Setup of run A:
// core_top
module core_top (
	input clk,
	input clr,
	output rom_req,
	output [17:0] rom_addr,
	input [7:0] rom_data,
	output sram_req,
	output sram_we,
	output [18:0] sram_addr,
	output [7:0] sram_wdata,
	input [7:0] sram_rdata,
	input sram_done
	);
For scale: ~2,700 cells after synthesis, roughly 67 I/O pins, ~25,000 µm² of cells after synthesis.
clock: 6.67 ns
lec_check: 0
cap_margin: 20
core_margin: 2
core_utilization: 58
setup_slack_margin: -0.65
slew_margin: 20
run.sh (not shown) runs the stock make flow with config.mk's settings and CLKGATE_MAP_FILE=.
Run A finished all stages; however, its layout fails the closing checks, the failures being setup timing.
Relative to run A, the following input files were edited for run B:
- MIN_ROUTING_LAYER now met1, previously not set
- GPL_ROUTABILITY_DRIVEN now 0, previously not set
- CORE_UTILIZATION now 57, was 58
- PLACE_DENSITY_LB_ADDON now 0.19, previously not set
- TNS_END_PERCENT now 70, previously not set
- CTS_CLUSTER_DIAMETER now 271, previously not set
- CORE_ASPECT_RATIO now 1.82, previously not set
- ABC_AREA now 1, previously not set
- CAP_MARGIN now 5, was 20
- SETUP_SLACK_MARGIN now -0.35, was -0.65
- the clock period (ns, I/O delays scaled along) now 4.76, was 6.67
### Flow results
- The flow ran to completion for all of run A and run B but run B, which stopped partway.
- Run B got as far as 5_1_grt, where a tool error ended the run.
- Finished, but not clean: run A, with setup timing.
- Diff run A -> run B: number of cells after detailed placement now larger; post-synth area from yosys stat went down by 2.0%; height of the die climbed 34%; mapped cell area lower; sequential-to-total area share from yosys stat has increased.
- The die area of run A and that of run B are within noise of each other.
- | instance count of the mapped netlist | higher: run B |
- Area fraction in full adders, half adders and majority gates essentially unchanged between run B and run A.
- Run B -> run A: setup fix buffers added after clock tree synthesis delta 0, exact match
- Diff run A -> run B | total core area | up slightly
- Yosys stat cell total of run B exceeds that of run A by more than a quarter.
--- input diff run B..run C ---
- removing MIN_ROUTING_LAYER (formerly met1)
- changing CORE_UTILIZATION from 57 to 66
- removing CTS_CLUSTER_DIAMETER (formerly 271)
- removing CORE_ASPECT_RATIO (formerly 1.82)
- removing TNS_END_PERCENT (formerly 70)
- removing GPL_ROUTABILITY_DRIVEN (formerly 0)
- setting PLACE_DENSITY to 0.41 for the first time
- changing CAP_MARGIN from 5 to 20
- removing PLACE_DENSITY_LB_ADDON (formerly 0.19)
- removing SETUP_SLACK_MARGIN (formerly -0.35)
## What came out
- What ended run C was a tool error in 5_1_grt; the run never finished.
- Run C vs run B — cell row count dropped by more than a quarter
- Total of hold buffers inserted after clock tree synthesis: run C vs run B identical
- As far as count of port buffers added during placement goes, run B and run C are indistinguishable; the numbers are identical.
- Measured against run B, the post-cts sizing count of run C comes out at 3.2 times the reference value.
- In the reports for run B and run C, the larger die area belongs to run B.
- The TritonCTS buffer count in run C was higher than what run B gave.
- Diff run C..run B | post-synth net total | unchanged
- X dimension of the die in run C vs run B: up 25%
- Number of post-CTS setup repair buffers: run C > run B
Edits applied to the flow inputs when going from run C to run D:
- CTS_CLUSTER_DIAMETER newly set to 154
- CAP_MARGIN changed from 20 to 10
- PLACE_DENSITY_LB_ADDON newly set to 0.04
- PLACE_DENSITY removed (was 0.41)
- HOLD_SLACK_MARGIN newly set to 0.24
- CORE_MARGIN changed from 2 to 6
- CELL_PAD_IN_SITES_DETAIL_PLACEMENT newly set to 2
- MAX_ROUTING_LAYER newly set to met5
- SETUP_SLACK_MARGIN newly set to 1.16
- TNS_END_PERCENT newly set to 65
- GPL_ROUTABILITY_DRIVEN newly set to 0
- ABC_AREA removed (was 1)
- SLEW_MARGIN changed from 20 to 35
- CORE_UTILIZATION changed from 66 to 72
- the clock period (ns, I/O delays scaled along) changed from 4.76 to 9.0
## What came out
Diff run C -> run D: share of synthesized cell area in and, or, nand and nor gates went down by 17 points; I/O pin total was more or less identical. Per the comparison of run D with run C, area after synthesis went up by 2.0%; yosys-reported design area after synthesis went up by about 2%; fraction of the mapped netlist area in adder cells was more or less identical. On number of standard cells after synthesis, the lower figure sits with run D, not run C. AND-OR/OR-AND gates as the prevailing logic family in the synthesized netlist was reported by run D, and simple AND/OR/NAND/NOR gates by run C. Between run D and run C, the initial core utilization is higher for run D. Across run D and run C, no clean finish was achieved. Run C failed in 5_1_grt with GRT-0232. Run D: aborted in 3_5_place_dp (tool error). Relative to run C, area fraction in mux cells increased by 5.6 points in run D. Vertical die dimension in run D vs run C: up 1.7 µm. The horizontal die dimension in run D was higher than what run C gave. Diff run D and run C: post-synthesis share of cell area spent on and-or and or-and gates higher in run D.
Here is what was changed in the inputs of run E compared with run D.
- swapping 6 for 2 in CORE_MARGIN
- swapping 35 for 20 in SLEW_MARGIN
- clearing MAX_ROUTING_LAYER, which used to be met5
- putting PLACE_DENSITY at 0.6 where nothing was set
- clearing HOLD_SLACK_MARGIN, which used to be 0.24
- clearing TNS_END_PERCENT, which used to be 65
- swapping 72 for 70 in CORE_UTILIZATION
- swapping 10 for 20 in CAP_MARGIN
- clearing CELL_PAD_IN_SITES_DETAIL_PLACEMENT, which used to be 2
- clearing GPL_ROUTABILITY_DRIVEN, which used to be 0
- swapping 1.16 for -0.34 in SETUP_SLACK_MARGIN
- clearing CTS_CLUSTER_DIAMETER, which used to be 154
- clearing PLACE_DENSITY_LB_ADDON, which used to be 0.04
- swapping 9.0 for 4.95 in the clock period (ns, I/O delays scaled along)
Notes after the runs:
- For run E, the flow was terminated by a tool error in 5_1_grt and produced no final design.
- Re share of async-settable or async-resettable flops after synthesis: no difference whatsoever between run E and run D.
- Run D and run E ended up with roughly the same simple logic cell fraction of the synthesized area.
- Relative to run D, run E degrades area of the placeable core.
- Reported for run E and run D, post-synthesis instance area turned out identical to the last digit.
- Post-synthesis cell count of run E is on par with run D.
- Lower starting density of the core was reported by run E, not run D.
- Higher chip width was reported by run D, not run E.
- Diff run D -> run E | die area | down by a few percent
- Standard-cell row count, run E and run D: lower on run D
- Diff run D -> run E | vertical die dimension | decrease of about 2.7%
- Diff run E..run D | total cell area reported by yosys after synthesis | unchanged
